## run 1
## eth_rx
module eth_rx (
    input wire i_clk,
    input wire i_reset,
    input wire [31:0] i_xver_rx_data,
    output logic [31:0] m00_axis_tdata,
    output logic [3:0] m00_axis_tkeep,
    output logic m00_axis_tvalid,
    output logic m00_axis_tlast,
    output logic m00_axis_tuser
);
Size: about 4800 cells after synthesis, about 0.037 sq mm of cells after synthesis.
Settings: LEC_CHECK=0, CAP_MARGIN=20, CORE_MARGIN=10, CORE_UTILIZATION=69, GPL_ROUTABILITY_DRIVEN=0, MAX_ROUTING_LAYER=met4, MIN_ROUTING_LAYER=met2, SETUP_SLACK_MARGIN=1.4, SLEW_MARGIN=20, TNS_END_PERCENT=100; clock period 6.22 ns.
run.sh (not shown) runs the stock make flow with config.mk's settings and CLKGATE_MAP_FILE=.
Run 1 never completed; the flow aborted with a tool error in global routing (5_1_grt).
## Diff of input files: run 2 against run 1
- changing CORE_UTILIZATION from 69 to 33
- removing GPL_ROUTABILITY_DRIVEN (formerly 0)
- changing CORE_MARGIN from 10 to 2
- removing MIN_ROUTING_LAYER (formerly met2)
- removing SETUP_SLACK_MARGIN (formerly 1.4)
- removing MAX_ROUTING_LAYER (formerly met4)
- removing TNS_END_PERCENT (formerly 100)
- changing the clock period (ns, I/O delays scaled along) from 6.22 to 8.65
## What came out
Run 2: all stages complete, timing, DRC and antenna checks passed. Comparing run 1 against run 2, there is no change at all in floorplan net count. Compared with run 1, run 2 shows pre-CTS setup slack higher by 1.24 ns. Run 2: post-cts sizing count is 107 lower than what run 1 reported. Relative to run 1, die size has gone up in run 2.
Input-level comparison between run 3 and run 2:
- setting ABC_AREA to 1 for the first time
- setting TNS_END_PERCENT to 10 for the first time
- changing CORE_UTILIZATION from 33 to 72
- setting CTS_CLUSTER_SIZE to 98 for the first time
- setting CTS_CLUSTER_DIAMETER to 321 for the first time
- changing the clock period (ns, I/O delays scaled along) from 8.65 to 3.3
==> comparison <==
Status(run 3) = ERROR, stage = global routing (5_1_grt). Taking run 2 as the reference point, the number of gates resized after cts of run 3 rises by 331. Re sequential-to-total area share from yosys stat: run 2 and run 3 aren't equal, and the lower value belongs to run 2. From run 2 to run 3, count of input and output buffers did not move at all. Sort run 2 and run 3 by pre-CTS setup slack desc -> top: run 2.
Setup changes, run 3 to run 4
- CTS_CLUSTER_DIAMETER: 321 -> unset
- ABC_AREA: 1 -> unset
- CORE_UTILIZATION: 72 -> 40
- CTS_CLUSTER_SIZE: 98 -> unset
- TNS_END_PERCENT: 10 -> unset
- the clock period (ns, I/O delays scaled along): 3.3 -> 6.5
--- outcome ---
Run 4 completed; timing, DRC and antenna clean
~same area share of fa/ha/maj cells after synthesis in run 4 and run 3
Going from run 3 to run 4, number of cells upsized or downsized after cts shrinks by 331.
Against run 3 as the reference, run 4 delivers a higher yosys synthesis chip area.
Half-perimeter wire length after detailed placement ended up 10% lower on run 4 than on run 3.
Re multiplexer area fraction after synthesis: run 4 is 11 points up on run 3.
Run 4 vs run 3 — combined area of all synthesized cells climbed by a few percent
diff inputs: run 4 => run 5
- CORE_UTILIZATION now 61, was 40
- SETUP_SLACK_MARGIN now 1.32, previously not set
- the clock period (ns, I/O delays scaled along) now 4.79, was 6.5
==> comparison <==
- Run 4 and run 5: one clean run, run 4; the rest did not finish clean.
- Although it ran to completion, run 5 produced a layout that fails the final checks because of negative setup slack.
- Total setup buffers inserted after CTS (higher): run 5
- Between run 4 and run 5, the difference in synthesized chip area reported by yosys is negligible.
- Summary of run 5 over run 4: floorplan row count shows a reduction of about 20%; non-clock buffer count now sits higher; detailed-routed wire length on met3 now larger; xor/xnor share of the synthesized area stayed essentially flat; number of global-route vias before repair picked up an extra 4160.
- Note that the final area recorded for run 4 amounts to 0.868 times the value seen in run 5.

* * *

Starting RTL as in the previous note.
Settings: LEC_CHECK=0, ABC_AREA=1, CAP_MARGIN=20, CORE_ASPECT_RATIO=1.32, CORE_MARGIN=2, CORE_UTILIZATION=72, CTS_CLUSTER_DIAMETER=321, CTS_CLUSTER_SIZE=98, PLACE_DENSITY=0.42, SLEW_MARGIN=20, TNS_END_PERCENT=10; clock period 2.78 ns.
The starting point died in 5_1_grt.
Change:
==> flow/config.mk (replaced) <==
export PLATFORM = sky130hd
export DESIGN_NAME = eth_rx
export DESIGN_NICKNAME = eth_rx
export VERILOG_FILES = /design/flow/design.v
export SDC_FILE = /design/flow/constraint.sdc
export NUM_CORES = 4
export LEC_CHECK = 0
export CAP_MARGIN = 20
export CORE_MARGIN = 2
export CORE_UTILIZATION = 68
export CTS_CLUSTER_SIZE = 20
export SETUP_SLACK_MARGIN = -0.31
export SLEW_MARGIN = 20
==> flow/constraint.sdc (replaced) <==
create_clock -name core_clock -period 5.05 [get_ports {i_clk}]
set_input_delay 1.0100 -clock core_clock [delete_from_list [all_inputs] [get_ports {i_clk}]]
set_output_delay 1.0100 -clock core_clock [all_outputs]
set_load 0.01 [all_outputs]
Result: The changed run finished but fails on setup timing. Synthesized area rose by 2.3%. Die area rose by 8.2%. Synthesized cell count fell by 23%.
Change:
--- a/flow/config.mk
+++ b/flow/config.mk
@@ -8 +8,2 @@
-export CAP_MARGIN = 20
+export ABC_AREA = 1
+export CAP_MARGIN = 10
@@ -10,3 +11,3 @@
-export CORE_UTILIZATION = 68
-export CTS_CLUSTER_SIZE = 20
-export SETUP_SLACK_MARGIN = -0.31
+export CORE_UTILIZATION = 70
+export CTS_CLUSTER_DIAMETER = 138
+export CTS_CLUSTER_SIZE = 53
==> flow/constraint.sdc (replaced) <==
create_clock -name core_clock -period 3.25 [get_ports {i_clk}]
set_input_delay 0.6500 -clock core_clock [delete_from_list [all_inputs] [get_ports {i_clk}]]
set_output_delay 0.6500 -clock core_clock [all_outputs]
set_load 0.01 [all_outputs]
Outcome:
- Now the flow stopped in 5_1_grt (GRT-0232)
- area after synthesis goes down by 2.3%
- die size decreases by 5.0%
- synthesized cell count grows by 30%
